===== design/flow/run.sh =====
#!/bin/bash
# the make line also repeats each setting of config.mk as NAME=value (left out here)
make -C /OpenROAD-flow-scripts/flow DESIGN_CONFIG=/design/flow/config.mk WORK_HOME=/design/flow/orfs CLKGATE_MAP_FILE= finish

===== design/flow/design.v =====
`timescale 1ns/1ps
module processor(a,b,instruction,clk,rst,y);
    input [31:0] a,b;
    input [31:0] instruction;
    input clk, rst;
    wire [31:0] rs1, rs2;
    output [31:0] y;
    wire [31:0] rd;
    wire [4:0] rs1_address, rs2_address, rd_address;
    wire [6:0] opcode, p;
    wire [2:0] func;
    wire [3:0] cs;
    instruction_decoder id(instruction,opcode,clk,p,func,rs1_address,rs2_address,rd_address);
    register_bank rg(a,b,rs1_address,rs2_address,rd_address,rd,rs1,rs2,rst,clk);
    controller cn(p,func,cs);
    alu ar(rs1,rs2,cs,rd,y);
endmodule
`timescale 1ns/1ps
module instruction_decoder(instruction,opcode,clk,p,func,rs1_address,rs2_address,rd_address);
    input [31:0] instruction;
    input clk;
    output reg [6:0] opcode, p;
    output reg [2:0] func;
    output reg [4:0] rs1_address, rs2_address, rd_address;
    always@(instruction) begin
        opcode = instruction[6:0];
        p = instruction[31:25];
        func = instruction[14:12];
        rs1_address = instruction[19:15];
        rs2_address = instruction[24:20];
        rd_address = instruction[11:7];
    end
endmodule
`timescale 1ns/1ps
module register_bank (a,b,rs1_address,rs2_address,rd_address,rd,rs1,rs2,rst,clk);
    input [31:0] a,b,rd;
    input [4:0] rs1_address,rs2_address,rd_address;
    input rst,clk;
    output reg [31:0] rs1,rs2;
    always@(posedge clk) begin
        if(rst==0) begin
            rs1 <= (rs1_address==rs2_address) ? b : a;
            rs2 <= b;
        end
    end
endmodule
`timescale 1ns/1ps
module controller(p,func,cs);
    input [2:0] func;
    input [6:0] p;
    output reg [3:0] cs;
    always@(func,p) begin
        cs = {p[5],func};
    end
endmodule
`timescale 1ns/1ps
module alu(rs1,rs2,cs,rd,y);
    input [3:0] cs;
    output reg [31:0] y;
    input [31:0] rs1, rs2;
    output reg [31:0] rd;
    wire signed [31:0] sA = rs1;
    wire signed [31:0] sB = rs2;
    parameter
      ADD = 4'b0000,
      SUB = 4'b1000,
      SLL = 4'b0001,
      SLT = 4'b0010,
      SLTU = 4'b0011,
      XOR = 4'b0100,
      SRL = 4'b0101,
      SRA = 4'b1101,
      OR = 4'b0110,
      AND = 4'b0111;
    always@(cs,rs1,rs2) begin
    case(cs)
        ADD: begin
            rd = rs1+rs2;
            y=rd;
        end
        SUB: begin
            rd = rs1-rs2;
            y=rd;
        end
        SLL:begin
            rd = rs1 << rs2[4:0];
            y=rd;
        end
        SLT: begin
            rd = {31'd0,(sA < sB)};
            y=rd;
        end
        SLTU: begin
            rd = {31'd0,(rs1 < rs2)};
            y=rd;
        end
        XOR: begin
            rd = rs1 ^ rs2;
            y=rd;
        end
        SRL: begin
            rd = rs1 >> rs2[4:0];
            y=rd;
        end
        SRA: begin
            rd = sA >>> rs2[4:0];
            y=rd;
        end
        OR: begin
            rd = rs1 | rs2;
            y=rd;
        end
        AND: begin
            rd = rs1 & rs2;
            y=rd;
        end
        default: begin
            rd = 0; y=rd;
        end
    endcase
    end
endmodule

===== design/flow/config.mk =====
export PLATFORM = sky130hd
export DESIGN_NAME = processor
export DESIGN_NICKNAME = processor
export VERILOG_FILES = /design/flow/design.v
export SDC_FILE = /design/flow/constraint.sdc
export NUM_CORES = 4
export LEC_CHECK = 0
export ABC_AREA = 1
export CAP_MARGIN = 5
export CORE_ASPECT_RATIO = 0.97
export CORE_MARGIN = 9
export CORE_UTILIZATION = 52
export CTS_CLUSTER_SIZE = 72
export GPL_ROUTABILITY_DRIVEN = 0
export GPL_TIMING_DRIVEN = 1
export MAX_ROUTING_LAYER = met4
export SLEW_MARGIN = 35

===== design/flow/constraint.sdc =====
create_clock -name core_clock -period 8.62 [get_ports {clk}]
set_input_delay 1.7240 -clock core_clock [delete_from_list [all_inputs] [get_ports {clk}]]
set_output_delay 1.7240 -clock core_clock [all_outputs]
set_load 0.01 [all_outputs]

==> git commit body, run 1 <==
Refresh implementation metrics

- Outcome: timing/DRC/antenna clean
- Gate count of the mapped netlist: 2187
- The synthesized netlist contains between 40 and 50 unique library cells.
* Cell count after placement: 2534
- Dividing total power by cell area gives a power density of 135 mW/mm2.
- Required arrival time at the worst endpoint: 6.90 ns
* WHS Path Cells: 1
* Cell total in the yosys stat output: 2187
- Per report_power, the Combinational row totals 1.02 mW.
- Entering global routing, the biggest net connects roughly 70 pins.
* Global-route wire length before repair: 80600 um
* Critical Path Sink Type: output port
* Final worst slack: 1.70 ns
* Worst slack at placement: between 1.5 and 2 ns
* Layout Cells excl Fill: 2550
- The mapped netlist covers 0.0124 mm2.
* Clock transition at the registers of the reported paths: 0.06 ns
* Initial detailed-routing violation count: a little under 3000
- The most critical min-delay path falls under input port to flop.
- The net count of the finished layout is about 2400.
- The H-tree was split into 3 levels.
- Critical Path Max Stage Delay: 0.77 ns
- STA lists the startpoint of the worst hold path as b[14].
- Share of synthesized cell area in and, or, nand and nor gates: 46.7%
- The report puts the hold buffer count at CTS at 0.
- Clock tree synthesis selected as its root buffer the cell sky130_fd_sc_hd__clkbuf_16.
- Total negative slack: 0 ns
* Async SR Flop Fraction: 0%
- Cell accounting for the most synthesized area: sky130_fd_sc_hd__nand2_1
- Setup repair after global routing missed its margin: no
* Cell types with the largest area share after synthesis: sky130_fd_sc_hd__nand2_1 22%, sky130_fd_sc_hd__edfxtp_1 15%, sky130_fd_sc_hd__nand3_1 15%
- Overflow left after global routing: 0
* Yosys warning tally: 4
* Min cycle time layout: 6.92 ns
- Part of the power in the clock network: a little under a quarter
* Via-to-Cell Ratio: roughly 6
- The script extracted a total leakage power of 7.15 nW.
- Broken down by cell family, the worst path's largest delay share belongs to buffers and inverters.
- After clock tree synthesis, the repair step resized 0 gates.
- The die is 175 um wide.
- The number of antenna violations at the first check in global routing was 0.
- Fraction of the yosys area taken by sequential cells: 15.5%
- Total die area: 0.0298 mm2
- Remaining max-slew budget at the tightest pin: 30.6%
* Primary flip-flop cell chosen by synthesis mapping: sky130_fd_sc_hd__edfxtp_1
* Clock tree from TritonCTS: built
- After floorplanning, the core was divided into 55 placement rows.
- Portion of the clock cycle consumed by the worst path in the final layout: between 80% and 90%
* Routed metal-1 wire length: between 20000 and 25000 um
- In this run the mean area of a mapped cell was 5.68 um2.
- Signal nets in the final route climb as high as met4.
- Per the post-synthesis report, the nets total 2385.
* Max cap viols: 0
- Worst setup path endpoint: y[10]
- Aggregate routed wire length: 54200 um
- Detail Route met2 WL: 22200 um
- The report lists the cells along the critical path as clkdlybuf4s50_1 > nor2_1 > nand2_1 > inv_1 > a221oi_1 > nand2_1 > nor3_1 > nand2_1 > clkdlybuf4s50_1.
- Timing-limited maximum frequency: 0.144 GHz
* Final setup violation count: 0
* Mux frac, synth: 2.98%
* Switching pwr: 0.913 mW
- Sequential power for this build is 0.425 mW.
* Number of warnings the tools reported: 112
* #FFs+latches synth: 64
- Vertical die size: 170 um
- TritonCTS buffer count: 9
- Along the worst path, the maximum fanout reaches 20.
- For this configuration, the core starts out at a cell density of 53.1%.
- Pre-Repair DR Iteration Count: 9
- Per the synthesis report, the adder-cell share of the synthesized area is 10.2%.
- Among the non-sequential cells, simple AND/OR/NAND/NOR gates take the most area.
* Vias in the first global route: ~14000
* Internal cell power: around 0.96 mW
* Growth of design area from synthesis to finish: 11.5%
* Yosys top cell area share: 22.4%
- Total global-route track usage over all layers is 35.9%.
* Final Hold Vio Count: 0
- The worst setup path is launched from an input port.
* Top cell types by occurrence after synthesis: 741 x sky130_fd_sc_hd__nand2_1, 369 x sky130_fd_sc_hd__nand3_1, 296 x sky130_fd_sc_hd__inv_1, 144 x sky130_fd_sc_hd__nor2_1, 98 x sky130_fd_sc_hd__ha_1
* Xor-xnor portion of the synthesized cell area: 0.564%
* Count of fill cells added during filler insertion: ~2500
- The data arrival time reported for the critical path is 5.20 ns.
* Clock network power: 0.422 mW
- Top-count cell post-synth: sky130_fd_sc_hd__nand2_1
- Buffer-and-inverter tally for the worst setup path: 3
- Half-perimeter wire length after placement: 42700 um
- Critical path's most frequent cell: sky130_fd_sc_hd__nand2_1
- The buffer_ports step reported a buffer count of between 100 and 150.
- Critical Path Start: instruction[12]
- No sink is reached through more buffers than the 2 on the longest clock path.
- Number of vias after detailed routing: 15600
- Combinational logic burns 54.7% of the power.
- Core area: 0.0234 mm2
- The pin closest to its max-slew limit shows a slew of 1.04 ns.
- Hold Path Sink: rg.rs2[14]
* # IOs: 130
- The timing report lists the critical path depth as 9 cells.
- Ant. Diodes: 0
* Detail Route met3 WL: 7550 um
* Slowest library cell on the worst path: sky130_fd_sc_hd__nand2_1
- EDFF count, synth: 64
* Routed len/inst: 21.2 um
- The switching portion of total power comes to 48.9%.
* Post-route DRC: 0
- VDD sags by at most 0.112 mV.
* Part of the total power dissipated in sequential elements: 22.7%
- Complex Gates by Area: 10.6%
- Biggest power consumer among the groups: combinational logic
- Clock tree synthesis found a total of ~64 sinks.
- Nets still carrying antenna violations after routing amount to 0.
- Synthesis area per yosys: between 0.01 and 0.015 mm2
* Post-CTS setup buffer count: 0
- Critical path class: input port to output port
- Per the final report, max-transition violations number 0.
## per-layer routing
metal / vias up / track usage (%)
met5: - / -
met4: 0 / 18.8
met3: 197 / 7.67
met2: 1167 / 51.4
met1: 7020 / 46.8
li1: 7228 / -
## per-stage QoR
step / util [%] / hold slack (ns) / cell area [um2] / total power [mW]
after floorplan: - / 1.82 / 12400 / 1.06
after global placement: 57.8 / 2.30 / 13500 / 1.39
after detailed placement: 57.8 / 2.31 / 13500 / 1.40
after CTS: 59.2 / 1.95 / 13800 / 1.82
after global routing: 59.2 / 1.96 / 13800 / 1.97
final: 59.2 / 1.95 / 13800 / 1.87
## final cells by class
class                   instances  area (um2)  area share, %
inverters                     307        1150           8.34
flip-flops and latches         64        1920           13.9
clock buffers                   9         225           1.63
multi-input cells            1724        8830           63.7
clock inverters                 7         104          0.750
repair buffers                126        1220           8.84
well taps                     313         392           2.83
==> run 2: changes to the inputs <==
- ABC_AREA: 1 -> unset
- CAP_MARGIN: 5 -> 20
- CELL_PAD_IN_SITES_GLOBAL_PLACEMENT: unset -> 0
- CORE_ASPECT_RATIO: 0.97 -> unset
- CORE_MARGIN: 9 -> 2
- CORE_UTILIZATION: 52 -> 40
- CTS_CLUSTER_SIZE: 72 -> unset
- GPL_ROUTABILITY_DRIVEN: 0 -> 1
- GPL_TIMING_DRIVEN: 1 -> 0
- MAX_ROUTING_LAYER: met4 -> unset
- MIN_ROUTING_LAYER: unset -> met1
- SETUP_SLACK_MARGIN: unset -> 0.81
- SLEW_MARGIN: 35 -> 10
- clock period: 8.62 -> 4.08 ns (I/O delays scaled with it)
==> run 2 against run 1 <==
Compared with the run above: the layout now fails its checks (setup timing); first-iteration DRC count shrank 39%; synthesized cell count shrank 36%; flip-flop count is the same; largest cell class unchanged; highest routed layer unchanged.
==> git commit body, run 2 <==
Refresh implementation metrics

* Core area: 0.0270 mm2
- The final report lists the setup-violating endpoint count as 28.
- Count of fill cells added during filler insertion: 2519
* Share of synthesized cell area in and, or, nand and nor gates: 17.2%
- The number of antenna violations at the first check in global routing came to 0.
* Row count: approximately 60
* Critical Path Start: rg.rs2[2]
- Post-route period utilization is reported as 115%.
- Final ANT Viol Nets: 0
- The critical path crosses 17 cells after its start point.
* Final estimated routing congestion in global placement: ~1.0
- After routing the design area is approximately 0.015 mm2.
- The synthesis run shows the most used standard cells to be 189 x sky130_fd_sc_hd__nor2_1, 145 x sky130_fd_sc_hd__a21oi_1, 98 x sky130_fd_sc_hd__ha_1, 91 x sky130_fd_sc_hd__inv_1, 86 x sky130_fd_sc_hd__o21ai_0.
- Part of the total power dissipated in sequential elements: between 20% and 30%
- The worst-case IR drop observed on VDD is 0.318 mV.
* Gate count of the mapped netlist: 1392
- Per report_power, the combinational group accounts for between 60% and 70% of the total.
- The timing report notes that buffer and inverter cells on the critical path total 7.
- The first global-routing pass estimated 82200 um of wire.
- Hold Path Sink: rg.rs2[9]
- Switching pwr: 2.06 mW
- Setup repair after global routing missed its margin: yes
- Internal cell power: between 2 and 2.5 mW
- Mux frac, synth: 16.9%
* Placed standard-cell area: 0.0128 mm2
- The critical path is of the flop to output port type.
* Aggregate routed wire length: ~57000 um
* Mapped Avg Cell Area: between 7 and 8 um2
- Async SR Flop Fraction: 0%
- Per STA, the worst path accumulates the most delay in the family AND-OR/OR-AND gates.
- The power report lists the combinational group at 2.75 mW.
- As logged by OpenROAD, the buffers inserted on ports number 111.
* P per Cell Area: 298 mW/mm2
- Between the synthesized netlist and the finished layout, the area growth was recorded as 37.9%.
- Looking at hold timing, the worst path starts from b[9].
* Yosys warning tally: 4
- Per the post-CTS timing run, clock transition at the registers of the reported paths is around 0.06 ns.
- Counting flops with a built-in enable in the synthesized netlist gives 64.
- In this run the count of I/O pins placed on the die edge is 130.
- Summing the areas of all xor and xnor instances in the mapped netlist gives 1.27% of the synthesized area.
* Via-to-Cell Ratio: 6.67
- Min cycle time layout: 4.71 ns
* Routed len/inst: 29.2 um
* Max cap viols: 0
* Cell accounting for the most synthesized area: sky130_fd_sc_hd__edfxtp_1
* Yosys top cell area share: between 10% and 20%
- Total clock sinks: 64
- Worst setup path endpoint: y[18]
- Fraction of the yosys area taken by sequential cells: 17.5%
- GRT Total Usage: 39.2%
- The final timing report lists a max-slew violation count of 0.
* Half-perimeter wire length after placement: 43800 um
* Post-synth design cell area: 0.0110 mm2
- Synthesis instantiated ~90 different standard cells from the library.
- In this run the deepest clock path goes through 2 buffers.
- Number of warnings the tools reported: 113
- Timing-limited maximum frequency: 0.212 GHz
- Looking at the clock tree report, the H-tree level count equals 3.
- The checks that failed were setup timing.
- Number of vias after detailed routing: around 13000
- Worst min-delay path class: input port to flop
- CTS placed an instance of sky130_fd_sc_hd__clkbuf_16 at the clock tree root.
* WHS Path Cells: 1
* Outcome: complete, but fails checks
- Clock tree from TritonCTS: built
- Cell types with the largest area share after synthesis: sky130_fd_sc_hd__edfxtp_1 17%, sky130_fd_sc_hd__ha_1 11%, sky130_fd_sc_hd__mux4_2 8.0%
- Primary flip-flop cell chosen by synthesis mapping: sky130_fd_sc_hd__edfxtp_1
* Remaining max-slew budget at the tightest pin: 48.3%
* Slowest library cell on the worst path: sky130_fd_sc_hd__edfxtp_1
- By instance count, the leading cell after synthesis is sky130_fd_sc_hd__nor2_1.
- Final worst slack: -0.632 ns
- The clock network power reported by the tool is 0.863 mW.
- Post-route DRC: 0
- #FFs+latches synth: 64
- For reference, the top logic cell family by area is AND-OR/OR-AND gates.
* Critical Path Sink Type: output port
- The flow reports power dissipated in sequential cells as approximately 0.91 mW.
* Pwr Total: 4.52 mW
- Initial detailed-routing violation count: 1758
- Largest fanout of any net on the critical path: 5
* Required arrival time at the worst endpoint: 3.26 ns
- Biggest power consumer among the groups: combinational logic
* Number of buffers inserted by hold repair at cts: 0
* Pre-Repair DR Iteration Count: 6
- Per the breakdown, switching nets consume 45.5% of all power.
* Arrival @ worst endpoint: 3.90 ns
- Critical Path Source Type: flop
- Post-Route Utilization: 56.3%
- TritonCTS buffer count: 9
- Critical Path Max Stage Delay: about 0.50 ns
* Worst slack at placement: -1.63 ns
- Final Hold Vio Count: 0
- Global routing finished with a remaining overflow of 0.
* Synthesis area per yosys: 0.0110 mm2
- Maximum number of pins on one net before global-route repair: 43
* Adder-cell share of the synthesized area: 11.5%
- At the pin with the least slew margin, the transition time is just under 0.8 ns.
- Vias in the first global route: 12300
* Part of the power in the clock network: 19.1%
* Cell total in the yosys stat output: between 1000 and 1500
- At the end of the flow, the number of nets in the layout was between 1500 and 2000.
- Number of nets at floorplan: 1590
* Complex Gates by Area: 28.3%
- Total die area: around 0.029 mm2
- Once the floorplan was initialized, standard cells occupied 40.8% of the core.
- Total leakage power: 6.01 nW
* Vertical die size: around 170 um
- The die is approximately 170 um wide.
* Worst path cell trace: clkinv_4 > buf_12 > clkbuf_16 > buf_12 > ha_4 > nor2b_4 > o2111a_2 > o31ai_4 > buf_4 > buf_6 > o41a_1 > o21a_1 > nor3_2 > a311oi_2 > a221oi_2 > nand2_2 > buf_6
## run 2: final cells by class
| type | instances | area (um2) | share of cell area, % |
|---|---|---|---|
| Clock inverter | 7 | 104 | 0.685 |
| Clock buffer | 9 | 225 | 1.48 |
| Multi-Input combinational cell | 1132 | 9410 | 62.0 |
| Inverter | 98 | 394 | 2.60 |
| Sequential cell | 64 | 1920 | 12.7 |
| Antenna cell | 1 | 2.50 | 0.0165 |
| Tap cell | 341 | 427 | 2.81 |
| Timing Repair Buffer | 221 | 1890 | 12.4 |
| Buffer | 98 | 800 | 5.27 |
## run 2: what timing repair did
| action | CTS | global route |
|---|---|---|
| setup endpoints to repair | 32 | 52 |
| pin swaps | 71 | 34 |
| buffers inserted | 82 | 24 |
| gates cloned | 0 | 1 |
| gates resized | 395 | 87 |
## run 2: per-layer routing
| layer | vias up | wire (um) | share of wire, % | GRT usage [%] |
|---|---|---|---|---|
| li1 | 5703 | - | - | - |
| met1 | 6426 | 23300 | 41 | 53.0 |
| met2 | 855 | 24800 | 43 | 59.1 |
| met3 | 170 | 6180 | 11 | 8.81 |
| met4 | 0 | 3180 | 5.5 | 19.3 |
| met5 | - | 0 | 0 | 0 |
## run 2: stage by stage
step                cells  setup TNS (ns)  hold WS [ns]
CTS                  1945           -9.11          1.05
floorplan            1392               0         0.915
global placement     1844          -36.44          1.39
detailed placement   1847          -35.39          1.40
global route         1970          -11.80          1.05
finish               1971          -10.14          1.05
==> run 3: changes to the inputs <==
- ABC_AREA: unset -> 1
- CELL_PAD_IN_SITES_GLOBAL_PLACEMENT: 0 -> unset
- CORE_UTILIZATION: 40 -> 70
- CTS_CLUSTER_DIAMETER: unset -> 223
- CTS_CLUSTER_SIZE: unset -> 38
- GPL_ROUTABILITY_DRIVEN: 1 -> unset
- GPL_TIMING_DRIVEN: 0 -> unset
- HOLD_SLACK_MARGIN: unset -> 0.3
- MIN_ROUTING_LAYER: met1 -> unset
- SETUP_SLACK_MARGIN: 0.81 -> unset
- SLEW_MARGIN: 10 -> 20
- clock period: 4.08 -> 4.38 ns (I/O delays scaled with it)
==> run 3 against run 2 <==
Compared with the run above: flip-flop count is the same; the layout still fails its checks (setup timing); critical path depth down 5; power decreased by 18%; clock-buffer cell count is the same.
==> git commit body, run 3 <==
Refresh implementation metrics

- Summed over all layers, the routed wires come to approximately 52000 um.
* Complex Gates by Area: 10.6%
- In this run the most critical hold path is launched from b[1].
- The longest clock path from root to sink contains 2 buffers.
- Worst slack at placement: a little over 0.2 ns
- Growth of design area from synthesis to finish: 13.5%
- After synthesis, the mean cell area works out to 5.68 um2.
* GRT Total Usage: a little under three fifths
- Final Hold Vio Count: 0
- Internal cell power: 1.91 mW
* Final setup violation count: 1
- TritonCTS buffer count: 9
- Dividing the final minimum period by the clock period gives 100%.
- Total leakage power: between 7 and 8 nW
- The clock network consumes a total of 0.803 mW.
- The path with the worst hold slack has its endpoint at rg.rs2[1].
* Sequential standard cell area: 0.00192 mm2
- Count of distinct cell types in the synthesized netlist: roughly 49
- The synth_stat.txt file lists the number of cells as 2187.
- Core area: 0.0173 mm2
- Vertical die size: 137 um
- P per Cell Area: 263 mW/mm2
- The path class of the tightest hold or removal check is input port to flop.
- For this block, the via count after detailed routing is between 15000 and 20000.
* Biggest power consumer among the groups: combinational logic
- Mux frac, synth: 2.98%
* Max cap viols: 0
* Top delay family on crit path: buffers and inverters
- The first detailed-routing pass took 17 iterations.
- Per the layout area report, the combinational gate area comes to between 0.008 and 0.009 mm2.
- Maximum resistive drop on vdd: 0.293 mV
* Fraction of the yosys area taken by sequential cells: between 15 and 20%
* Switching pwr: between 1.5 and 2 mW
- At the end of the flow, the number of nets in the layout was 2460.
- Worst setup path endpoint: y[27]
- Counting instances, the worst hold path has a depth of 1.
- Post-Route Utilization: 81.5%
- Comb area leader: simple AND/OR/NAND/NOR gates
- Part of the total power dissipated in sequential elements: around 22%
* Seq. pwr: 0.830 mW
* Number of nets at floorplan: 2385
* Post-synth design cell area: 0.0124 mm2
- Arrival @ worst endpoint: 3.51 ns
- For the pin with the worst max-slew slack, the measured transition is roughly 0.70 ns.
- Net switching share of the total power: 48.5%
* Via-to-Cell Ratio: 6.71
- Total count of max-transition violations in the final report: 0
- Total clock sinks: about 64
* Async SR Flop Fraction: 0%
- By instance count, the cell type seen most on the critical path is sky130_fd_sc_hd__nand3_1.
- Buffer-and-inverter tally for the worst setup path: 3
- Setup repair after global routing missed its margin: yes
* Critical Path Source Type: flop
- Vias in the first global route: roughly 15000
- #FFs+latches synth: 64
* Final estimated routing congestion in global placement: roughly 1.1
- The synthesis log from Yosys contains 4 warnings.
- Initial detailed-routing violation count: between 4000 and 5000
- Overflow left after global routing: 0
* Clock tree from TritonCTS: built
- The post-CTS hold buffer count recorded in the log is 0.
* Synthesis area per yosys: 0.0124 mm2
- Total die area: 0.0188 mm2
- Once detailed placement completed, the half-perimeter wirelength came to 38900 um.
- Post-route DRC: 0
- Top-count cell post-synth: sky130_fd_sc_hd__nand2_1
* Number of warnings the tools reported: 114
- Layout check failures: setup timing
* Stages on the worst setup path: 12
- The worst setup path is captured at an output port.
- Gate count of the mapped netlist: 2187
- Among all stages on the critical path, the largest delay is contributed by sky130_fd_sc_hd__edfxtp_1.
* Outcome: complete, but fails checks
- The number of antenna violations at the first check in global routing is 2.
- Part of the power in the clock network: between 20% and 30%
- Xor-xnor portion of the synthesized cell area: less than 1%
- 130 I/O pins were placed.
- Clock transition at the registers of the reported paths: 0.06 ns
- Total number of H-tree levels: 3
* Top cell types by occurrence after synthesis: 741 x sky130_fd_sc_hd__nand2_1, 369 x sky130_fd_sc_hd__nand3_1, 296 x sky130_fd_sc_hd__inv_1, 144 x sky130_fd_sc_hd__nor2_1, 98 x sky130_fd_sc_hd__ha_1
- Per the slew report, the remaining headroom to the max-slew limit stands at 53.1%.
- Gate power share: 55.9%
* Critical Path Start: rg.rs2[1]
* Pwr Total: around 3.7 mW
- Row generation in the floorplan step produced around 48 rows.
* Count of fill cells added during filler insertion: 1322
* Share of the core filled by cells before placement: between 70 and 80%
- Maximum number of pins on one net before global-route repair: 66
* Largest fanout of any net on the critical path: around 43
* Adder-cell share of the synthesized area: a little over 10%
- Yosys top cell area share: 22.4%
* Cell at the root of the clock tree: sky130_fd_sc_hd__clkbuf_16
* EDFF count, synth: roughly 64
* Timing-limited maximum frequency: roughly 0.23 GHz
- Looking at the setup timing report, the critical path kind is flop to output port.
- Routed len/inst: 20.9 um
* Buffers added on ports: 111
- Cell accounting for the most synthesized area: sky130_fd_sc_hd__nand2_1
- Setup slack on the critical path of the routed design comes to -0.00942 ns.
- Min cycle time layout: 4.39 ns
- The longest incremental delay of any stage on the critical path is reported as 0.53 ns.
- The flow reports power dissipated in combinational cells as 2.07 mW.
- Once detail routing completed, the nets flagged for antenna violations numbered 0.
- Looking at the cell usage after synthesis, the top flip-flop cell is sky130_fd_sc_hd__edfxtp_1.
- Summing the areas of all and, or, nand and nor instances in the mapped netlist gives 46.7% of the synthesized area.
- Ranked by total cell area, the synthesized netlist is headed by sky130_fd_sc_hd__nand2_1 22%, sky130_fd_sc_hd__edfxtp_1 15%, sky130_fd_sc_hd__nand3_1 15%.
* Global-route wire length before repair: 78600 um
- Worst path cell trace: inv_4 > buf_4 > nand3_1 > nand3_1 > nand3_1 > o21ai_1 > nand2_1 > nand2_1 > nand2_1 > nor2_1 > nand3_1 > clkdlybuf4s50_1
- Across all hold checks on the routed design, the worst slack comes to roughly 1.1 ns.
- For the worst setup path, the data required time is 3.50 ns.
- The die is 137 um wide.
run 3: area by class of cell:
cell class / instances / area share [%]
sequential: 64 / 13.6
multi-input combinational: 1724 / 63.1
inverter: 307 / 8.25
tap: 225 / 2.00
clock inverter: 7 / 0.666
timing repair buffer: 156 / 10.8
clock buffer: 9 / 1.60
antenna: 2 / 0.0355
run 3: what timing repair did:
action,CTS,global route
resized,0,22
buffers inserted,0,10
setup endpoints to repair,0,27
run 3: metal layers:
metal	vias up	share of wire, %	track usage, %
li1	7294	-	-
met1	7222	32	63.5
met2	1637	40	80.2
met3	587	18	27.9
met4	4	10	38.7
met5	-	0.20	1.39
run 3: stage by stage:
step           instance area (um2)  TNS [ns]  cells
3_5_place_dp                 13600         0   2466
2_1_floorplan                12400         0   2187
6_report                     14100  -0.00942   2494
3_3_place_gp                 13600         0   2466
4_1_cts                      13900         0   2482
5_1_grt                      14100   -0.0389   2493
==> run 4: changes to the inputs <==
- CTS_CLUSTER_SIZE: 38 -> unset
- SETUP_SLACK_MARGIN: unset -> 0.86
- clock period: 4.38 -> 5.56 ns (I/O delays scaled with it)
==> run 4 against run 3 <==
Compared with the run above: now clean on timing, DRC and antenna; final area rose by 0.45%; routed wire length rose by 0.88%; combinational power fell by 21%; clock-buffer cell count did not move; largest power group unchanged; sequential share of layout area fell by 0.061 points.
==> git commit body, run 4 <==
Refresh implementation metrics

- The run reported a max-capacitance violation count of 0.
- In this build the clock could be raised as far as 0.205 GHz.
- The global route stage reports its total congestion overflow as 0.
* Cell count after placement: 2452
- Critical path's most frequent cell: sky130_fd_sc_hd__nand2_1
* # IOs: 130
* Arrival @ worst endpoint: 3.78 ns
* Hold Worst Slack: 1.35 ns
* Worst slack at placement: 0.795 ns
- Of the total synthesized cell area, the portion taken by AND-OR and OR-AND cells is between 10% and 20%.
* Critical Path Source Type: input port
* Cell accounting for the most synthesized area: sky130_fd_sc_hd__nand2_1
- The area recorded from the Yosys report for this design is 0.0124 mm2.
- The worst pin sits at a relative slew slack of 45.2%.
* Core area: 0.0173 mm2
* Overall die width: 137 um
- The worst setup path is captured at an output port.
- In the post-route report, total wirelength is listed as 52500 um.
- The detailed router finished its first iteration with 4428 violations.
* Worst min-delay path startpoint: b[15]
- Row count: 48
- After routing the design area is 0.0142 mm2.
- Critical Path Max Stage Delay: just under 0.6 ns
* TritonCTS buffer count: 9
* Buffer-and-inverter tally for the worst setup path: 5
- Setup total negative slack on the finished layout was measured at 0 ns.
- Growth of design area from synthesis to finish: 14.0%
- Number of vias after detailed routing: 16900
* Post-route DRC: 0
* Global-route wire length before repair: 78000 um
* Layout Cells excl Fill: 2485
- The synthesized design contains around 64 enable-type register cells.
- Net count of the finished layout: 2452
- The flow reports power dissipated in sequential cells as 0.660 mW.
- After clock tree synthesis, the flow added hold-fix buffers numbering 0.
* Worst min-delay path class: input port to flop
- Top delay family on crit path: buffers and inverters
- Gate power share: 55.9%
- Dividing total power by cell area gives a power density of 206 mW/mm2.
- Total global-route track usage over all layers is between 50% and 60%.
- Antenna violations before repair: 5
- Vias in the first global route: 15100
* Share of the core filled by cells before placement: just over 70%
* Worst path cell trace: clkdlybuf4s50_1 > inv_2 > nand2_4 > nor2_2 > nand2_4 > inv_8 > buf_4 > nand2_1 > nand2_1 > nand2_1 > nand3_1 > a21oi_1 > nand3_1 > clkdlybuf4s50_1
- Per the final timing report, the hold violations number 0.
- Per the synth stats, the proportion of register bits with asynchronous set or reset is 0%.
- Total die area: around 0.019 mm2
* Clock tree from TritonCTS: built
- In the synthesized netlist the dominant register cell turns out to be sky130_fd_sc_hd__edfxtp_1.
- In the setup report, the worst path falls into the class input port to output port.
* Gate count of the mapped netlist: 2187
- Number of warnings the tools reported: 114
- Via-to-Cell Ratio: 6.78
- The root buffer cell chosen for the clock tree is sky130_fd_sc_hd__clkbuf_16.
- After legalization and detailed placement, the total HPWL measured 37900 um.
* Placed standard-cell area: approximately 0.013 mm2
- In the hold report, the worst path ends at rg.rs2[15].
- Cell total in the yosys stat output: 2187
* Routed len/inst: 21.1 um
- The synthesis run identifies the leading combinational cell family as simple AND/OR/NAND/NOR gates.
- In this run the cell area of the synthesized design comes to 0.0124 mm2.
- #FFs+latches synth: 64
- Worst setup path endpoint: y[28]
- Total number of H-tree levels: 3
* Slowest library cell on the worst path: sky130_fd_sc_hd__clkdlybuf4s50_1
* Setup repair after global routing missed its margin: no
- Mux frac, synth: 2.98%
- Per the gpl log, the routability congestion estimate is ~1.2.
- Buffers added on ports: approximately 110
* Part of the total power dissipated in sequential elements: 22.6%
- WHS Path Cells: 1
- The longest clock path from root to sink contains 2 buffers.
- Top cell types by occurrence after synthesis: 741 x sky130_fd_sc_hd__nand2_1, 369 x sky130_fd_sc_hd__nand3_1, 296 x sky130_fd_sc_hd__inv_1, 144 x sky130_fd_sc_hd__nor2_1, 98 x sky130_fd_sc_hd__ha_1
- Summing the areas of all fa, ha and maj instances in the mapped netlist gives 10.2% of the synthesized area.
* Net switching share of the total power: 48.7%
* Critical Path Start: instruction[13]
- The worst path uses 87.9% of the clock period.
* Final worst slack: 0.671 ns
- Pre-Repair DR Iteration Count: 15
- Count of fill cells added during filler insertion: 1275
- Entering global routing, the biggest net connects 68 pins.
- Yosys top cell area share: 22.4%
* Switching pwr: 1.42 mW
- Stages on the worst setup path: 14
- Total count of max-transition violations in the final report: 0
- Internal power comes to between 1 and 1.5 mW.
* Vertical die size: 137 um
- Top-count cell post-synth: sky130_fd_sc_hd__nand2_1
- Summing the areas of all xor and xnor instances in the mapped netlist gives 0.564% of the synthesized area.
- For this design the static power due to leakage is between 7 and 8 nW.
* Share of synthesized cell area in and, or, nand and nor gates: 46.7%
- Counting the warning lines in the Yosys log gives 4.
* Part of the power in the clock network: 21.5%
- CTS saw 64 sinks.
- Count of distinct cell types in the synthesized netlist: 49
* Clock transition at the registers of the reported paths: 0.06 ns
- Final setup violation count: 0
- The share of the Yosys chip area taken by registers is 15.5%.
- Min cycle time layout: 4.89 ns
* Final ANT Viol Nets: 0
* Clock network power: between 0.6 and 0.7 mW
* Outcome: timing/DRC/antenna clean
- In this run, power in combinational logic comes to 1.63 mW.
- Biggest power consumer among the groups: combinational logic
- Along the worst path, the maximum fanout reaches 14.
- Cell types with the largest area share after synthesis: sky130_fd_sc_hd__nand2_1 22%, sky130_fd_sc_hd__edfxtp_1 15%, sky130_fd_sc_hd__nand3_1 15%
- Pin slew with the least headroom to its limit: a little over 0.8 ns
- According to the timing report, the data required time at the worst endpoint equals 4.45 ns.
- Across the VDD grid, the largest voltage drop is roughly 0.21 mV.
- Mapped Avg Cell Area: 5.68 um2
- Number of nets at floorplan: 2385
[run 4: cell type report]
class	count	area (um2)	share of cell area (%)
multi-input combinational	1724	9000	63.6
tap	225	282	1.99
inverter	307	1170	8.24
clock buffer	9	225	1.59
sequential	64	1920	13.6
timing repair buffer	148	1460	10.3
antenna	1	2.50	0.0177
clock inverter	7	96.3	0.681
[run 4: timing repair]
action                                  CTS  global route
endpoints found under the setup margin    9            29
pin swaps                                 1             2
buffers inserted                          3            13
resized                                   2            67
[run 4: layer usage]
metal | global-route usage (%) | part of all wire [%] | vias to the layer above
li1 | - | - | 7268
met1 | 61.4 | 31 | 7237
met2 | 79.0 | 39 | 1696
met3 | 27.7 | 18 | 652
met4 | 40.0 | 11 | 4
met5 | 3.33 | 0.057 | -
[run 4: per-stage QoR]
stage / util, % / power [mW]
2_1_floorplan: - / 1.65
3_3_place_gp: 77.8 / 2.08
3_5_place_dp: 77.8 / 2.12
4_1_cts: 79.8 / 2.75
5_1_grt: 81.8 / 3.04
6_report: 81.8 / 2.92
==> run 5: changes to the inputs <==
- ABC_AREA: 1 -> unset
- CORE_ASPECT_RATIO: unset -> 0.57
- CORE_UTILIZATION: 70 -> 40
- CTS_CLUSTER_DIAMETER: 223 -> unset
- HOLD_SLACK_MARGIN: 0.3 -> unset
- SETUP_SLACK_MARGIN: 0.86 -> unset
- TNS_END_PERCENT: unset -> 10
- clock period: 5.56 -> 5.75 ns (I/O delays scaled with it)
==> run 5 against run 4 <==
Compared with the run above: the layout now fails its checks (setup timing); combinational power about the same; core utilization decreased by 33 points; clock-buffer cell count increased by 1; sequential power decreased by 5.0%; critical endpoint unchanged; largest power group unchanged; highest routed layer is now met4.
==> git commit body, run 5 <==
Refresh implementation metrics

* Total count of max-transition violations in the final report: 0
- For this run, the detailed router's first-pass iteration total came to 6.
- IR analysis of the VDD net gives a maximum drop of 0.167 mV.
* Aggregate routed wire length: 50000 um
- The buffer_ports step reported a buffer count of 111.
- Part of the power in the clock network: a little over a fifth
* Half-perimeter wire length after placement: 39500 um
- The detailed router finished its first iteration with 1851 violations.
- # IOs: 130
* Antenna violations before repair: 0
- Clock tree from TritonCTS: built
- Cell at the root of the clock tree: sky130_fd_sc_hd__clkbuf_16
- Clock network power: 0.597 mW
* Outcome: complete, but fails checks
* Yosys top cell area share: ~17%
- Top delay family on crit path: AND-OR/OR-AND gates
- TritonCTS reports the number of clock sinks as 64.
- The most used flip-flop cell after synthesis is sky130_fd_sc_hd__edfxtp_1.
- The routed layout reports a DRC error count of 0.
- Fin area: 0.0130 mm2
- Mux frac, synth: about 17%
* Final ANT Viol Nets: 0
* Gate power share: 56.6%
- Sorting the synthesis cell report by count puts at the top sky130_fd_sc_hd__nor2_1.
- Share of the core filled by cells before placement: roughly two fifths
- The CTS report gives the tree buffer count as 9.
- After synthesis, the share of flip-flops with an asynchronous set or reset is 0%.
- Data on the critical path arrives at its endpoint at roughly 4.6 ns.
- Hold Path Sink: rg.rs2[17]
* Comb area leader: AND-OR/OR-AND gates
- Overall die width: 224 um
- Cell total in the yosys stat output: 1392
* Critical path class: flop to output port
- Slowest library cell on the worst path: sky130_fd_sc_hd__edfxtp_1
- Along the worst hold path, the cell count comes to 1.
- STA classifies the critical path endpoint as an output port.
- Gate count of the mapped netlist: 1392
* Internal cell power: 1.53 mW
- Number of nets at floorplan: 1590
- Critical Path Source Type: flop
- Xor-xnor portion of the synthesized cell area: 1.27%
* Net count of the finished layout: ~1700
- The worst hold path belongs to the class input port to flop.
- The biggest area contributor in the post-synthesis netlist is sky130_fd_sc_hd__edfxtp_1.
- Mapped Avg Cell Area: 7.90 um2
- Adder-cell share of the synthesized area: 11.5%
- The pre-CTS setup check shows a worst slack of 0.187 ns.
* Row count: 45
* Overflow left after global routing: 0
* Final worst slack: -0.00876 ns
- In this run the number of H-tree levels came out at 3.
- Net switching is 45.9% of the power.
- Total power for the finished layout comes to approximately 2.8 mW.
- After layout, the worst path uses 100% of the clock period.
- Cell types with the largest area share after synthesis: sky130_fd_sc_hd__edfxtp_1 17%, sky130_fd_sc_hd__ha_1 11%, sky130_fd_sc_hd__mux4_2 8.0%
* Number of warnings the tools reported: around 110
* Final estimated routing congestion in global placement: roughly 1.1
- Setup repair after global routing missed its margin: yes
* Worst path cell trace: ha_2 > inv_1 > fa_1 > nor2b_1 > o2111a_1 > o31ai_1 > o31a_1 > o31ai_2 > nor3_1 > o31a_1 > a211o_1 > a211o_1 > clkdlybuf4s50_1
- Worst min-delay path startpoint: b[17]
* Core area: 0.0268 mm2
- Post-synth design cell area: about 0.011 mm2
- The highest clock rate this design can be run at is roughly 0.17 GHz.
* Synthesis area per yosys: 0.0110 mm2
- Min cycle time layout: 5.76 ns
* Final setup violation count: 1
- Max cap viols: 0
- The routed design shows a via density per instance of 6.58.
* Switching pwr: 1.29 mW
- Cell count after placement: 1835
- Growth of design area from synthesis to finish: 18.6%
- The power report lists the combinational group at 1.60 mW.
- Endpoints failing hold in the final report were tallied at 0.
* Yosys warning tally: 4
- Part of the total power dissipated in sequential elements: between 20% and 30%
* Vias in the first global route: 11000
* Layout Cells excl Fill: about 1900
* Ant. Diodes: 0
* Total die area: ~0.029 mm2
* Pin slew with the least headroom to its limit: 0.966 ns
- Summing the areas of all and, or, nand and nor instances in the mapped netlist gives 17.2% of the synthesized area.
- Total negative slack: -0.00876 ns
* Placed standard-cell area: 0.0127 mm2
* Required arrival time at the worst endpoint: 4.60 ns
* GRT Total Usage: 34.2%
* P per Cell Area: 216 mW/mm2
- Fraction of the yosys area taken by sequential cells: approximately 17%
- Global-route wire length before repair: approximately 73000 um
- Entering global routing, the biggest net connects ~65 pins.
* Count of distinct cell types in the synthesized netlist: 88
- At the end of the flow the core is filled with cells to 48.7%.
* EDFF count, synth: roughly 64
- Clock transition at the registers of the reported paths: 0.09 ns
- Clock Path Buffers: 2
- The power report lists the sequential group at 0.627 mW.
- The most critical setup path has its startpoint at rg.rs1[0].
- Measured along the y axis, the die boundary spans between 100 and 150 um.
- For this design, the CTS-stage hold fixing added 0 buffers.
* Routed len/inst: 27.0 um
- According to the timing report, the critical path is captured at y[28].
- All stages included, the depth of the critical timing path comes to 13.
- Number of vias after detailed routing: 12200
* Total leakage power: 5.19 nW
- Counting instances in the post-synthesis netlist gives the leading cell types as 189 x sky130_fd_sc_hd__nor2_1, 145 x sky130_fd_sc_hd__a21oi_1, 98 x sky130_fd_sc_hd__ha_1, 91 x sky130_fd_sc_hd__inv_1, 86 x sky130_fd_sc_hd__o21ai_0.
- Together, buffers and inverters on the worst path number 2.
- The max-slew check reports its worst relative slack as 34.7%.
* Critical Path Max Stage Delay: 0.51 ns
- Of all nets on the critical path, the largest fanout is 6.
- The post-synth register bit count is around 64.
- The dominant power group in this design is combinational logic.
- Layout check failures: setup timing
* Complex Gates by Area: 28.3%
- Final hold analysis gives a worst-case slack of 1.34 ns.
## run 5: layer usage
layer / vias up / share of wire [%] / global-route usage (%)
met4: 0 / 1.2 / 4.39
met1: 5861 / 45 / 51.3
li1: 5431 / - / -
met5: - / 0 / 0
met3: 54 / 17 / 17.9
met2: 834 / 36 / 43.0
## run 5: final cells by class
| type | instances | area, um2 |
|---|---|---|
| Fill cell | 2664 | 13800 |
| Multi-Input combinational cell | 1132 | 8300 |
| Sequential cell | 64 | 1920 |
| Timing Repair Buffer | 190 | 1720 |
| Tap cell | 352 | 440 |
| Inverter | 98 | 368 |
| Clock buffer | 10 | 229 |
| Clock inverter | 6 | 70.1 |
## run 5: timing repair
action,4_1_cts,5_1_grt
setup endpoints to repair,1,10
gates resized,1,4
buffers inserted,0,1
==> run 6: changes to the inputs <==
- ABC_AREA: unset -> 0
- CORE_ASPECT_RATIO: 0.57 -> 0.66
- CORE_UTILIZATION: 40 -> 58
- GPL_ROUTABILITY_DRIVEN: unset -> 1
- GPL_TIMING_DRIVEN: unset -> 1
- MAX_ROUTING_LAYER: unset -> met4
- SLEW_MARGIN: 20 -> 35
- TNS_END_PERCENT: 10 -> unset
- clock period: 5.75 -> 5.34 ns (I/O delays scaled with it)
==> run 6 against run 5 <==
Compared with the run above: still fails the layout checks on setup timing; sequential share of layout area decreased by 0.054 points; sequential power increased by 7.2%; core utilization up 23 points; clock power decreased by 2%; highest routed layer unchanged.
==> git commit body, run 6 <==
Refresh implementation metrics

* Outcome: complete, but fails checks
- Layout check failures: setup timing
- Cell at the root of the clock tree: sky130_fd_sc_hd__clkbuf_16
- Min cycle time layout: 5.34 ns
- Ant. Diodes: 0
- Overflow left after global routing: 0
* Remaining max-slew budget at the tightest pin: between 40% and 50%
- Clock network power: 0.584 mW
* Yosys warning tally: 4
- The flow reported a cell area power density of 230 mW/mm2.
- Top delay family on crit path: AND-OR/OR-AND gates
* Routed len/inst: 26.6 um
* Worst min-delay path startpoint: b[12]
- Number of nets at floorplan: 1590
- Total count of max-transition violations in the final report: 0
- Antenna violations before repair: 0
- Portion of the clock cycle consumed by the worst path in the final layout: 100%
* Combinational group power: 1.75 mW
* Critical Path Start: rg.rs1[0]
- The synthesis report lists the most area-consuming cells as sky130_fd_sc_hd__edfxtp_1 17%, sky130_fd_sc_hd__ha_1 11%, sky130_fd_sc_hd__mux4_2 8.0%.
- Post-synth design cell area: 0.0110 mm2
- The internal power of the cells totals 1.66 mW.
- Counting tap cells, the placed design contains a total of 1744 instances.
* Synthesis area per yosys: 0.0110 mm2
- Post-Route Utilization: between 70% and 80%
* Overall die width: approximately 170 um
- Growth of design area from synthesis to finish: 19.0%
- The detailed router placed around 13000 vias in this run.
- The first detailed-routing pass took 10 iterations.
* Vias in the first global route: between 10000 and 15000
- Slowest library cell on the worst path: sky130_fd_sc_hd__clkdlybuf4s50_1
- Final estimated routing congestion in global placement: 1.14
* Pwr Total: 3.01 mW
- GRT Total Usage: a little under half
* Global-route wire length before repair: 68100 um
- Top cell types by occurrence after synthesis: 189 x sky130_fd_sc_hd__nor2_1, 145 x sky130_fd_sc_hd__a21oi_1, 98 x sky130_fd_sc_hd__ha_1, 91 x sky130_fd_sc_hd__inv_1, 86 x sky130_fd_sc_hd__o21ai_0
* Share of the core filled by cells before placement: roughly three fifths
- Yosys top cell area share: 17.5%
* Required arrival time at the worst endpoint: 4.27 ns
- A synthesized cell averages 7.90 um2.
- Total clock sinks: 64
- Total die area: 0.0201 mm2
- EDFF count, synth: 64
- Gate count of the mapped netlist: 1392
- Critical Path Max Stage Delay: about 0.53 ns
- After detailed placement, the total cell area comes to approximately 0.013 mm2.
- Looking at the setup timing report, the critical path kind is flop to output port.
* Post-route DRC: 0
- Port buffering added 111 buffers.
- The power report puts the net switching power at 1.35 mW.
- Final setup violation count: 1
- Once detailed placement completed, the half-perimeter wirelength came to between 30000 and 40000 um.
- Pin slew with the least headroom to its limit: 0.821 ns
- Arrival @ worst endpoint: 4.27 ns
- In this run the VDD rail shows a maximum IR drop of 0.167 mV.
- Largest fanout of any net on the critical path: 4
- TritonCTS buffer count: 9
* Layout Cells excl Fill: 1765
- Net switching share of the total power: 44.8%
- Part of the total power dissipated in sequential elements: ~22%
- The tightest hold path in the finished design has a slack of around 1.3 ns.
- Final worst slack: -0.00183 ns
- Per the synth stats, the flop cell with the highest instance count is sky130_fd_sc_hd__edfxtp_1.
- The number of maximum-capacitance violations recorded for the run is 0.
* Worst path cell trace: inv_1 > ha_1 > fa_1 > o21ba_2 > nor4_2 > o211a_1 > o21ai_1 > o21ai_2 > a211o_1 > a31o_1 > a2111oi_0 > or4_1 > clkdlybuf4s50_1
- Summed over all layers, the routed wires come to 46900 um.
* Top-count cell post-synth: sky130_fd_sc_hd__nor2_1
- Number of buffers inserted by hold repair at cts: 0
- Fin area: 0.0131 mm2
- On the reported timing paths, the clock transition at the registers reads 0.06 ns.
- Setup repair after global routing could not meet its margin everywhere.
* Part of the power in the clock network: 19.4%
- The power report lists the sequential group at 0.672 mW.
- Grouping non-sequential cells by family puts the most area in AND-OR/OR-AND gates.
* WHS Path Cells: 1
* Complex Gates by Area: 28.3%
- In the hold report, the worst path ends at rg.rs2[12].
* Core area: 0.0184 mm2
- Row count: about 40
* Initial detailed-routing violation count: ~2600
* Async SR Flop Fraction: 0%
- For this run, the top clock speed supported by timing is 0.187 GHz.
* Mux frac, synth: roughly 17%
- #FFs+latches synth: 64
- Stages on the worst setup path: 13
* Via-to-Cell Ratio: 7.23
- Gate power share: 58.2%
* Xor-xnor portion of the synthesized cell area: 1.27%
- Sequential cells were found to cover about 17% of the synthesized design area.
* Biggest power consumer among the groups: combinational logic
- The detail route stage leaves a number of antenna-violating nets equal to 0.
- After Yosys synthesis, and, or, nand and nor cells account for 17.2% of the synthesized area.
* Worst min-delay path class: input port to flop
* Worst setup path endpoint: y[0]
- Number of warnings the tools reported: 113
* Critical Path Sink Type: output port
- Net count of the finished layout: 1708
- Buffer-and-inverter tally for the worst setup path: 2
- Looking at area per cell type in the netlist, the leader is sky130_fd_sc_hd__edfxtp_1.
- Clock tree from TritonCTS: built
- Final Hold Vio Count: 0
- Counting along the longest clock path gives a buffer depth of 2.
- Count of distinct cell types in the synthesized netlist: 88
* Vertical die size: around 120 um
- around 130 I/O pins were placed.
- Maximum number of pins on one net before global-route repair: about 70
* Critical Path Source Type: flop
- Adder-cell share of the synthesized area: 11.5%
- The number of cells reported by Yosys stat comes to 1392.
* Total leakage power: 5.27 nW
- Total number of H-tree levels: 3
[run 6: cell type report]
class / count / area [um2]
timing repair buffer: 205 / 1870
tap: 252 / 315
clock buffer: 9 / 225
multi-input combinational: 1132 / 8340
inverter: 98 / 368
fill: 1467 / 5270
clock inverter: 5 / 50.0
sequential: 64 / 1920
[run 6: what timing repair did]
item / 4_1_cts / 5_1_grt
gates cloned: 0 / 1
setup endpoints to repair: 2 / 10
pin swaps: 0 / 3
setup buffers: 2 / 4
resized: 1 / 16
[run 6: metrics by stage]
stage                     setup TNS (ns)  setup slack, ns
after CTS                              0           0.0251
after detailed placement               0            0.192
final                           -0.00183         -0.00183
after global placement                 0            0.211
after floorplan                        0            0.505
after global routing             -0.0834          -0.0371
[run 6: layer usage]
| metal | share of wire [%] | wire [um] | GRT usage [%] |
|---|---|---|---|
| met3 | 20 | 9360 | 23.0 |
| met4 | 3.7 | 1750 | 12.6 |
| met5 | 0 | 0 | - |
| met2 | 37 | 17600 | 59.8 |
| met1 | 39 | 18200 | 63.0 |
==> run 7: changes to the inputs <==
- ABC_AREA: 0 -> unset
- CORE_ASPECT_RATIO: 0.66 -> 0.5
- CORE_UTILIZATION: 58 -> 40
- CTS_CLUSTER_DIAMETER: unset -> 57
- CTS_CLUSTER_SIZE: unset -> 10
- GPL_ROUTABILITY_DRIVEN: 1 -> unset
- GPL_TIMING_DRIVEN: 1 -> unset
- MAX_ROUTING_LAYER: met4 -> unset
- SLEW_MARGIN: 35 -> 20
- clock period: 5.34 -> 7.0 ns (I/O delays scaled with it)
==> run 7 against run 6 <==
Compared with the run above: the run now finishes clean; clock power fell by 17%; worst hold slack improved by 0.35 ns; combinational power fell by 27%; via count fell by 4.2%; die size rose by 44%; synthesized cell count did not move; non-clock buffer count fell by 40; routed wire length rose by 8.2%; global-route usage fell by 12 points.
==> git commit body, run 7 <==
Refresh implementation metrics

- Outcome: timing/DRC/antenna clean
* Cell at the root of the clock tree: sky130_fd_sc_hd__clkbuf_16
- Of the total power, registers draw around 23%.
* Row count: 42
* Async SR Flop Fraction: 0%
- According to the finish report, the design has a final net count of between 1500 and 2000.
* Stages on the worst setup path: 12
- The synthesis run shows the most used standard cells to be 189 x sky130_fd_sc_hd__nor2_1, 145 x sky130_fd_sc_hd__a21oi_1, 98 x sky130_fd_sc_hd__ha_1, 91 x sky130_fd_sc_hd__inv_1, 86 x sky130_fd_sc_hd__o21ai_0.
- The worst-case max-slew headroom was logged as 43.7%.
- Vertical die size: roughly 120 um
- After synthesis, the design contains 1392 cells according to Yosys.
* Required arrival time at the worst endpoint: 5.60 ns
- Sequential elements use 17.5% of the synthesized area.
- Setup repair after global routing missed its margin: no
- For this design, the CTS-stage hold fixing added 0 buffers.
* Post-CTS setup buffer count: 0
* Max cap viols: 0
- Per the synthesis report, the simple-gate share of the synthesized area is about 17%.
* Number of instances resized during post-cts repair: 0
- Gate count of the mapped netlist: ~1400
- Per the GRT congestion report, total overflow comes to 0.
- Per the post-synthesis report, the nets total 1590.
- Primary flip-flop cell chosen by synthesis mapping: sky130_fd_sc_hd__edfxtp_1
- Routed len/inst: about 28 um
- The first detailed-routing pass ran for 6 iterations.
* Cell accounting for the most synthesized area: sky130_fd_sc_hd__edfxtp_1
* Final setup violation count: 0
- Part of the power in the clock network: 21.2%
- Half-perimeter wire length after placement: 40500 um
- Growth of design area from synthesis to finish: 16.8%
* GRT Total Usage: about a third
- Power attributed to combinational cells is approximately 1.3 mW.
* Worst path cell trace: inv_1 > ha_1 > a211oi_1 > o211ai_1 > a221oi_1 > o211ai_1 > a41oi_2 > o31ai_1 > a211o_1 > o21ba_1 > o21ai_1 > clkdlybuf4s50_1
- The highest clock rate this design can be run at is about 0.15 GHz.
- The stage logs contain a warning count of about 110.
- The synthesis report lists the most area-consuming cells as sky130_fd_sc_hd__edfxtp_1 17%, sky130_fd_sc_hd__ha_1 11%, sky130_fd_sc_hd__mux4_2 8.0%.
* Clock network power: 0.487 mW
- Entering global routing, the biggest net connects 65 pins.
* Via-to-Cell Ratio: approximately 6.7
- Min cycle time layout: 6.55 ns
- Antenna violations before repair: 3
* Overall die width: 239 um
* Clock transition at the registers of the reported paths: 0.06 ns
* Critical Path Max Stage Delay: 0.64 ns
* Aggregate routed wire length: just over 50000 um
- The worst setup path is captured at an output port.
* Buffers added on ports: 111
- Hold analysis lists the worst path endpoint as rg.rs2[30].
- Maximum resistive drop on vdd: 0.174 mV
* Portion of the clock cycle consumed by the worst path in the final layout: 93.6%
- Worst min-delay path startpoint: b[30]
* Critical Path Source Type: flop
- In this run, the combinational gates consume a little under three fifths of the power.
- Core area: 0.0267 mm2
- Clock tree from TritonCTS: built
- Summing the areas of all xor and xnor instances in the mapped netlist gives between 1 and 1.5% of the synthesized area.
- Pin slew with the least headroom to its limit: 0.842 ns
- Dividing total power by cell area gives a power density of 179 mW/mm2.
* Biggest power consumer among the groups: combinational logic
- The min-delay analysis places its worst path in the category input port to flop.
* Post-route DRC: 0
- # IOs: 130
- The switching component of the power was reported as just over 1 mW.
- Number of vias after detailed routing: 12200
- Post-synth design cell area: 0.0110 mm2
* Internal cell power: between 1 and 1.5 mW
* Largest fanout of any net on the critical path: 7
- Once iteration 0 of detailed routing completed, the report listed 2123 DRC markers.
- Each instance of the synthesized netlist takes up on average 7.90 um2.
- Slowest library cell on the worst path: sky130_fd_sc_hd__a221oi_1
- The number of global-route vias before repair is 10800.
- Buffer-and-inverter tally for the worst setup path: 2
- #FFs+latches synth: about 64
- Net switching share of the total power: 44.7%
* Final estimated routing congestion in global placement: ~1.0
- The area fraction of the largest cell type after synthesis is 17.5%.
* Global-route wire length before repair: 72600 um
* Top-count cell post-synth: sky130_fd_sc_hd__nor2_1
- Count of distinct cell types in the synthesized netlist: 88
- Final Hold Vio Count: 0
* Share of the core filled by cells before placement: about two fifths
- Critical path's most frequent cell: sky130_fd_sc_hd__o211ai_1
- Total clock sinks: 64
* Total negative slack: 0 ns
- Per the synthesis report, the AND-OR/OR-AND share of the synthesized area is 28.3%.
* WHS Path Cells: 1
- The flow reports power dissipated in sequential cells as 0.534 mW.
- Worst slack at placement: 0.927 ns
- Critical path class: flop to output port
* EDFF count, synth: about 64
- In this run the number of H-tree levels came out at 3.
* Total count of max-transition violations in the final report: 0
- Grouping non-sequential cells by family puts the most area in AND-OR/OR-AND gates.
- Clock Path Buffers: 2
* Critical Path Start: rg.rs2[1]
* Worst setup path endpoint: y[31]
- Multiplexer cells account for between 10% and 20% of the synthesized area.
* Top delay family on crit path: AND-OR/OR-AND gates
- TritonCTS created 9 clock buffers.
- Final worst slack: 0.450 ns
* Arrival @ worst endpoint: 5.15 ns
- The layout has roughly 2700 filler cells.
- Summing the areas of all fa, ha and maj instances in the mapped netlist gives 11.5% of the synthesized area.
- Total leakage power: between 5 and 6 nW
- Total die area: between 0.02 and 0.03 mm2
- The detail route stage leaves a number of antenna-violating nets equal to 0.
* Yosys warning tally: 4
- The area recorded from the Yosys report for this design is about 0.011 mm2.
## run 7: through the flow
stage          utilization (%)  power (mW)  instances  area [um2]  hold slack [ns]
6_report                  48.0        2.30       1829       12900             1.64
5_1_grt                   48.0        2.40       1827       12800             1.64
4_1_cts                   48.0        2.25       1827       12800             1.63
3_5_place_dp              46.8        1.76       1811       12500             1.98
3_3_place_gp              46.8        1.76       1811       12500             1.98
2_1_floorplan                -        1.29       1392       11000             1.50
## run 7: cell type report
| class | count | area [um2] | area share [%] |
|---|---|---|---|
| multi-input combinational | 1132 | 8290 | 64.5 |
| sequential | 64 | 1920 | 15.0 |
| timing repair buffer | 165 | 1510 | 11.8 |
| tap | 352 | 440 | 3.43 |
| inverter | 98 | 368 | 2.86 |
| clock buffer | 9 | 225 | 1.75 |
| clock inverter | 7 | 95.1 | 0.740 |
| antenna | 2 | 5.00 | 0.0389 |
## run 7: metal layers
metal / share of wire [%] / up-vias / global-route usage (%)
li1: - / 5376 / -
met1: 47 / 6010 / 55.0
met2: 36 / 795 / 43.2
met3: 16 / 34 / 13.5
met4: 0.70 / 0 / 4.06
met5: 0 / - / 0
==> run 8: changes to the inputs <==
- ABC_AREA: unset -> 1
- CORE_ASPECT_RATIO: 0.5 -> unset
- CORE_UTILIZATION: 40 -> 68
- CTS_CLUSTER_DIAMETER: 57 -> 223
- CTS_CLUSTER_SIZE: 10 -> 38
- HOLD_SLACK_MARGIN: unset -> 0.3
- clock period: 7.0 -> 4.31 ns (I/O delays scaled with it)
==> run 8 against run 7 <==
Compared with the run above: now fails the layout checks on setup timing; routed wire length up 0.79%; flip-flop count did not move; clock power rose by 77%; via count up 35%; clock-buffer cell count unchanged; critical endpoint is now y[21].
==> git commit body, run 8 <==
Refresh implementation metrics

- The run finished, with violations left.
- Layout check failures: setup timing
- Top cell types by occurrence after synthesis: 741 x sky130_fd_sc_hd__nand2_1, 369 x sky130_fd_sc_hd__nand3_1, 296 x sky130_fd_sc_hd__inv_1, 144 x sky130_fd_sc_hd__nor2_1, 98 x sky130_fd_sc_hd__ha_1
- The count of nets left with antenna violations once routing finished came out at 0.
- Total leakage power: 7.37 nW
- Comb area leader: simple AND/OR/NAND/NOR gates
- The clock net in this run drives a total of around 64 sinks.
- Per STA, the endpoint of the critical path is y[21].
- Vias in the first global route: 14900
- Mux frac, synth: around 3.0%
* Vertical die size: 139 um
* Combinational group power: ~2.1 mW
* Pre-Repair DR Iteration Count: 13
- The tool flagged a number of max-cap violations equal to 0.
* Largest fanout of any net on the critical path: 35
- By startpoint and endpoint, the worst setup path is classified as flop to output port.
- Primary flip-flop cell chosen by synthesis mapping: sky130_fd_sc_hd__edfxtp_1
- EDFF count, synth: approximately 64
- Number of buffers inserted by hold repair at cts: 0
- The tightest min-delay check is of the input port to flop type.
- Cell accounting for the most synthesized area: sky130_fd_sc_hd__nand2_1
- The floorplan report gives the top-level pin count as 130.
- Part of the total power dissipated in sequential elements: between 20% and 30%
- In this run, the synthesized area fraction spent on and/or/nand/nor cells is recorded as 46.7%.
* Count of distinct cell types in the synthesized netlist: 49
* Total count of max-transition violations in the final report: 0
* Gate power share: between 50% and 60%
- Counting flops and latches in the post-synthesis netlist gives 64.
* Clock transition at the registers of the reported paths: approximately 0.06 ns
* Pin slew with the least headroom to its limit: 0.957 ns
- IR analysis of the VDD net gives a maximum drop of around 0.26 mV.
- The most numerous cell type found on the critical path is sky130_fd_sc_hd__nand2_1.
- Slowest library cell on the worst path: sky130_fd_sc_hd__clkdlybuf4s50_1
- The warning tally printed by Yosys for this design is 4.
* Routed len/inst: 20.4 um
* Complex Gates by Area: 10.6%
* Stages on the worst setup path: 13
- After detailed routing, the number of vias per cell comes to 6.56.
* Top delay family on crit path: simple AND/OR/NAND/NOR gates
- Setup repair after global routing could not meet its margin everywhere.
* Global-route wire length before repair: 77300 um
- Final Hold Vio Count: 0
- Synthesis area per yosys: 0.0124 mm2
- Switching pwr: 1.80 mW
- In this run the layout overhead on the synthesized area is reported as 14.0%.
* Hold Path Sink: rg.rs2[12]
* Mapped Avg Cell Area: 5.68 um2
- Critical Path Start: rg.rs2[0]
* Clock tree from TritonCTS: built
- In this run, the synthesized area fraction spent on xor and xnor cells is recorded as less than 1%.
- Number of nets at floorplan: between 2000 and 2500
* Gate count of the mapped netlist: 2187
- Power spread over the standard cell area amounts to 268 mW/mm2.
- Fraction of the yosys area taken by sequential cells: between 10% and 20%
- Cell at the root of the clock tree: sky130_fd_sc_hd__clkbuf_16
- Power attributed to sequential cells is roughly 0.84 mW.
* Net switching share of the total power: between 40 and 50%
- Adder-cell share of the synthesized area: 10.2%
* Overflow left after global routing: 0
* Final estimated routing congestion in global placement: 1.24
- Along the critical path, the tally of buffer and inverter instances is 3.
- Total die area: 0.0194 mm2
- The placed instances occupy a cell area of between 0.01 and 0.015 mm2.
- Data arrives at the worst endpoint at 3.50 ns.
- After layout, the worst setup slack is -0.0509 ns.
- The initialized floorplan defines 49 standard-cell rows.
* Async SR Flop Fraction: 0%
- Share of the core filled by cells before placement: 69.1%
- For this run, design rule violations remaining after detail routing come to 0.
- Buffers inserted during clock tree synthesis total 9.
- Biggest power consumer among the groups: combinational logic
* Cell types with the largest area share after synthesis: sky130_fd_sc_hd__nand2_1 22%, sky130_fd_sc_hd__edfxtp_1 15%, sky130_fd_sc_hd__nand3_1 15%
- After the first detailed-routing iteration, the DRC count stood at 4050.
- GRT Total Usage: 50.8%
- After routing the design area is ~0.014 mm2.
* Critical Path Max Stage Delay: 0.58 ns
* Required arrival time at the worst endpoint: about 3.5 ns
- Internal cell power: roughly 2 mW
* Final setup violation count: 2
- Critical Path Sink Type: output port
- Remaining max-slew budget at the tightest pin: a little over a third
- The power report lists the clock group at 0.862 mW.
- The worst hold path begins at b[12].
* Timing-limited maximum frequency: 0.229 GHz
- Worst path cell trace: buf_8 > inv_6 > nand2_1 > nand2_1 > nand2_1 > o21ai_1 > nand2_1 > nand2_1 > nand2_1 > nand2_1 > nand2_1 > nand4_1 > clkdlybuf4s50_1
- Top-count cell post-synth: sky130_fd_sc_hd__nand2_1
- Cell total in the yosys stat output: 2187
- Clock Path Buffers: 2
* Min cycle time layout: ~4.4 ns
- Half-perimeter wire length after placement: 39600 um
- In this run the horizontal extent of the chip is 139 um.
* Number of warnings the tools reported: 113
* Total number of H-tree levels: 3
- Net count of the finished layout: 2469
- Hold Worst Slack: 1.10 ns
- The detailed router placed roughly 16000 vias in this run.
* Aggregate routed wire length: 51200 um
* Antenna violations before repair: 1
- Core area: 0.0180 mm2
- The power report attributes to the clock group a share of 22.7%.
- The report gives the cell count of the worst hold path as 1.
- Of the post-synthesis cell area, the dominant cell type holds 22.4%.
* Portion of the clock cycle consumed by the worst path in the final layout: 101%
- Post-synth design cell area: 0.0124 mm2
- Per the detail_route report, inserted antenna diodes total 0.
* Maximum number of pins on one net before global-route repair: 66
- The worst setup path is launched from a flop.
- Buffers placed on the I/O ports in this run total 111.
[run 8: per-stage QoR]
step	total power, mW	instances	setup TNS (ns)	util (%)	setup slack [ns]
2_1_floorplan	2.13	2187	0	-	0.967
3_3_place_gp	2.72	2483	0	76.3	0.167
3_5_place_dp	2.77	2483	0	76.3	0.143
4_1_cts	3.64	2499	0	78.2	0.0579
5_1_grt	3.96	2505	-0.130	78.8	-0.0995
6_report	3.80	2505	-0.0764	78.8	-0.0509
[run 8: timing repair]
action	in CTS	in global routing
resized	0	21
buffers inserted	0	6
endpoints found under the setup margin	0	23
[run 8: per-layer routing]
metal	vias to the layer above	GRT usage, %	part of all wire [%]
met2	1529	75.0	40
met3	477	17.5	17
li1	7309	-	-
met5	-	1.75	0.11
met1	7121	61.5	33
met4	4	36.7	9.7
[run 8: final cells by class]
| type | count | area, um2 |
|---|---|---|
| fill | 1490 | 3800 |
| tap | 229 | 287 |
| clock inverter | 7 | 119 |
| timing repair buffer | 165 | 1560 |
| sequential | 64 | 1920 |
| inverter | 307 | 1160 |
| clock buffer | 9 | 225 |
| multi-input combinational | 1724 | 8890 |
Power and IR drop assume default switching activity.
